## north
Design uart_top, start of the top module:
module  uart_top(
								input  clk,
								input  rst_n,
								input  din,
								input sw8,
								output  reg  [23:0] pic_out,
								output  reg [16:0] addr,
								output  reg wr_ram,
								output  tx,
								output  reg pic_done,    
								output  reg  pic_download,    
								output  reg [7:0] rgb_led
								);
Size: ~530 cells after synthesis, about 150 flip-flops, ~57 I/O pins, about 6700 um2 of cells after synthesis.
Settings: LEC_CHECK=0, CAP_MARGIN=20, CORE_MARGIN=2, CORE_UTILIZATION=43, SLEW_MARGIN=20; clock period 3.68 ns.
run.sh (not shown) runs the stock make flow with config.mk's settings and CLKGATE_MAP_FILE=.
#### Input delta (south over north)
Settings: CORE_UTILIZATION: 43 -> 40; the clock period (ns, I/O delays scaled along): 3.68 -> 2.56.
Results
- No crash in south: every stage finished, but the layout fails its final checks due to negative setup slack.
- The worst setup skew after layout was comparable across south and north.
- south vs north, worst setup path startpoint: uart_rx.cnt1[0] vs uart_rx.cnt1[1]
- In the floorplan summary, south is listed with a die area greater than that of north.
- Row minimum clock period after layout: south lower / north higher
- Per the comparison of south with north, total wire length increased by about 10% relative to the old numbers, layout clock buffer count lower, detailed-route wire length on metal 1 higher.
- On logic gate share of total power, the lower figure sits with north, not south.
- south -> north: clock transition time at the flip-flop clock pins of the worst setup and hold paths flat
#### Input delta (east over south)
Settings: CTS_CLUSTER_SIZE newly set to 37; CORE_UTILIZATION changed from 40 to 70; the clock period (ns, I/O delays scaled along) changed from 2.56 to 2.33.
### Flow results
The flow completed for east, but it is not clean: the layout still shows negative setup slack. east vs. south: global-route usage went up by 17 points; worst setup slack after placement went down 220 ps. east ends up with a floorplan core density that is 31 points higher than in south. The total routed wirelength of east exceeds that of south by 27%. east can be clocked slower than south. Compared with south, east shows combined buffer and inverter count along the critical path lower by 1. The setup slack of east is smaller than that of south. east has share of the final layout cell area in multi-input gates above what south had. Hold slack in east is 29 ps below south. Summary: with south as the reference, post-layout instance area in east moved down slightly.
Relative to east, the following input files were edited for west:
Settings: CTS_CLUSTER_SIZE: 37 -> unset; HOLD_SLACK_MARGIN: unset -> 0.04; CTS_CLUSTER_DIAMETER: unset -> 343; CORE_UTILIZATION: 70 -> 40; the clock period (ns, I/O delays scaled along): 2.33 -> 10.0.
==> comparison <==
- west completed; timing, DRC and antenna clean
- Relative to east, the total track usage of west is lower by 18 points.
- On growth of design area from synthesis to finish: between west and east, it ends up higher for east.
- west: biggest fanout along the worst timing path 7 above east
- west ends up with lower post-route fraction of the period consumed by the critical path than east does.
- Overall die width in west vs east: up about 30%
- Compared to east, west has worst hold slack 12 ps higher.
- Placeable core area: higher on west
- Compared to east, west has clock network fraction of total power 5.7 points higher.
- Filler-free cell count of the finished design: higher on west
- Vias: west fewer than east
### west -> middle
Settings: CTS_CLUSTER_DIAMETER no longer set, was 343; MAX_ROUTING_LAYER now met4, previously not set; CORE_ASPECT_RATIO now 1.28, previously not set; HOLD_SLACK_MARGIN no longer set, was 0.04; SLEW_MARGIN now 25, was 20; CELL_PAD_IN_SITES_GLOBAL_PLACEMENT now 1, previously not set; ABC_AREA now 1, previously not set; GPL_ROUTABILITY_DRIVEN now 0, previously not set; CORE_UTILIZATION now 32, was 40.
Going from west to middle, depth of the worst register-to-register path grows by 8.
Critical path depth (lower): middle
middle falls short of west in power.
For number of core rows, dividing the value from middle by the value from west gives 1.3.
Against west as the reference, middle delivers a lower proportion of final cell area spent on non-clock buffers.

---

## run A
Starting RTL as in the previous note.
make LEC_CHECK=0 ABC_AREA=1 CAP_MARGIN=15 CORE_MARGIN=2 CORE_UTILIZATION=72 CTS_CLUSTER_DIAMETER=222 CTS_CLUSTER_SIZE=69 SETUP_SLACK_MARGIN=-0.27 SLEW_MARGIN=20 finish   # period 5.91 ns
Run A reached the final stage; the timing, DRC and antenna checks on its layout passed.
--- input diff run A..run B ---
# run A
export LEC_CHECK = 0
export ABC_AREA = 1
export CAP_MARGIN = 15
export CORE_MARGIN = 2
export CORE_UTILIZATION = 72
export CTS_CLUSTER_DIAMETER = 222
export CTS_CLUSTER_SIZE = 69
export SETUP_SLACK_MARGIN = -0.27
export SLEW_MARGIN = 20
create_clock -name core_clock -period 5.91 [get_ports {clk}]
# run B
export LEC_CHECK = 0
export ABC_AREA = 1
export CAP_MARGIN = 35
export CORE_MARGIN = 2
export CORE_UTILIZATION = 70
export CTS_CLUSTER_SIZE = 23
export SLEW_MARGIN = 20
create_clock -name core_clock -period 2.04 [get_ports {clk}]
--- outcome ---
Run B finished all stages; layout check result: FAIL, due to hold timing, setup timing. Core utilization for run B: 5.2 points up relative to run A. Route | run B vs run A | wire longer in run B. Delta (run B minus run A): share of total power in the clock network fell by 5.6 points; power density normalized to cell area rose by about 230%; total die size rose by 290 um^2; synthesis-to-layout area growth rose by 9.4 points. In run B, the share of the final layout cell area in multi-input gates came out 1.7 points above the value in run A.
Setup changes, run B to run C
# run B
export LEC_CHECK = 0
export ABC_AREA = 1
export CAP_MARGIN = 35
export CORE_MARGIN = 2
export CORE_UTILIZATION = 70
export CTS_CLUSTER_SIZE = 23
export SLEW_MARGIN = 20
create_clock -name core_clock -period 2.04 [get_ports {clk}]
# run C
export LEC_CHECK = 0
export ABC_AREA = 1
export CAP_MARGIN = 20
export CORE_MARGIN = 2
export CORE_UTILIZATION = 72
export CTS_CLUSTER_DIAMETER = 375
export CTS_CLUSTER_SIZE = 94
export HOLD_SLACK_MARGIN = 0.3
export PLACE_DENSITY = 0.36
export SLEW_MARGIN = 20
export TNS_END_PERCENT = 10
create_clock -name core_clock -period 2.04 [get_ports {clk}]
## What came out
Ran to the end and failed final checks on setup timing: run C. On run C: logic gate fraction of the total cell area is 0.81 points lower than what run B gave. For the cell area, run C came in about 2.4% lower than run B did. Summary: least setup slack across all paths after layout, run C better than run B. Between run C and run B, it is run C whose non-clock buffer count is lower, by 5.3%. STATUS clock skew: run C loses against run B. Global-route usage | run C below run B. Run C vs run B — count of placed standard cells in the final layout, fillers left out dropped 5. As far as yosys synthesis chip area goes, run C and run B are indistinguishable; the numbers are identical.

---

uart_top again, from the RTL that the note above started with.
==> flow/design.v (excerpt) <==
module  uart_top(
								input  clk,
								input  rst_n,
								input  din,
								input sw8,
								output  reg  [23:0] pic_out,
								output  reg [16:0] addr,
								output  reg wr_ram,
								output  tx,
								output  reg pic_done,    
								output  reg  pic_download,    
								output  reg [7:0] rgb_led
								);
	wire   dout_vld;
	wire  [7:0] dout;
	reg [3:0] code_p;
	reg  [4:0]  cnt;
	reg  [3:0]  state;
	wire  [3:0]  code;
	wire [7:0]  temp;
	reg [23:0] pic_reg;
	parameter  monitor=0;   
	parameter  second=1 ;
	parameter  third=2 ;
	parameter   fouth=3;
	parameter   fiveth=4;
	parameter   sixth=5;
	parameter   send=6;
	parameter   stop=7;
	assign temp=(dout>8'd57)?(dout-8'd87):(dout-8'd48);
	assign code=temp[3:0];
	always  @ (posedge clk or negedge rst_n)
	    begin
			if  (!rst_n)
			   begin
			      state<=monitor;
				  wr_ram<=1;
				  pic_out<=0;
				  addr<=0;
				  pic_done<=0;
				  end
			else
	case (state)
	monitor:	begin
				   if (dout_vld)
						begin
						    wr_ram<=1;	
							pic_reg[23:20]<=code;
							state<=second;
							code_p<=code;
						end
				 else
				          state<=monitor;
					end
	second:	begin
					if (dout_vld)
							begin
								pic_reg[19:16]<=code;
								state<=third;
								rgb_led<={code_p,code};
							end
					else
							state<=second;
  ...
Settings: LEC_CHECK=0, CAP_MARGIN=30, CORE_MARGIN=2, CORE_UTILIZATION=71, CTS_CLUSTER_DIAMETER=221, GPL_ROUTABILITY_DRIVEN=1, GPL_TIMING_DRIVEN=1, SLEW_MARGIN=20; clock period 3.08 ns.
The baseline produced a layout that fails on negative setup slack.
Change:
- CORE_UTILIZATION: 71 -> 65
- CTS_CLUSTER_DIAMETER: 221 -> 260
- clock period: 3.08 -> 3.42 ns (I/O delays scaled with it)
=> Now the flow went through all stages and came out clean. Flip-flop count does not change. Power came out lower by 24%. Via count shrinks by 11%. Worst setup slack is better by 0.38 ns. Wire length shrinks by 28%.
Change:
- CORE_ASPECT_RATIO: unset -> 1.94
- CORE_MARGIN: 2 -> 4
- CORE_UTILIZATION: 65 -> 61
- CTS_CLUSTER_SIZE: unset -> 98
- PLACE_DENSITY: unset -> 0.39
- SETUP_SLACK_MARGIN: unset -> -0.32
- TNS_END_PERCENT: unset -> 20
Effect:
- With this change the flow produced a layout that fails on negative setup slack
- clock-buffer cell count came out higher by 1
- final cell count barely changes
- maximum frequency came out lower by 6.0%
- routed wire length came out higher by 6.7%
- register-to-register slack is worse by 0.21 ns
- clock skew is about the same
- total power came out higher by 2.6%
- die area came out higher by 15%
- via count came out lower by 0.90%
- critical path depth came out higher by 1
- final area hardly moves
Change:
- CORE_ASPECT_RATIO: 1.94 -> unset
- PLACE_DENSITY: 0.39 -> unset
- PLACE_DENSITY_LB_ADDON: unset -> 0.07
- SETUP_SLACK_MARGIN: -0.32 -> unset
Result:
- The changed run completed with no timing, DRC or antenna violations
- core utilization grows by 0.35 points
- routed wire length shrinks by 5.1%
- via count shrinks by 0.62%
- clock power shrinks by 17%
- setup slack improves by 0.22 ns
- cell count hardly moves
- design area barely changes
- combinational power grows by 3.7%
Change:
- CAP_MARGIN: 30 -> 0
- CELL_PAD_IN_SITES_DETAIL_PLACEMENT: unset -> 0
- CELL_PAD_IN_SITES_GLOBAL_PLACEMENT: unset -> 3
- CORE_ASPECT_RATIO: unset -> 0.9
- CORE_MARGIN: 4 -> 6
- CTS_CLUSTER_DIAMETER: 260 -> 253
- CTS_CLUSTER_SIZE: 98 -> 86
- HOLD_SLACK_MARGIN: unset -> 0.02
- MAX_ROUTING_LAYER: unset -> met4
- SETUP_SLACK_MARGIN: unset -> -0.3
- TNS_END_PERCENT: 20 -> 25
The new run died in 3_1_place_gp_skip_io, error FLW-0024.
Die area goes up by 7.3%.
Synthesized cell count is unchanged.
Synthesized area does not change.
Power is estimated from default activity; no workload was simulated.
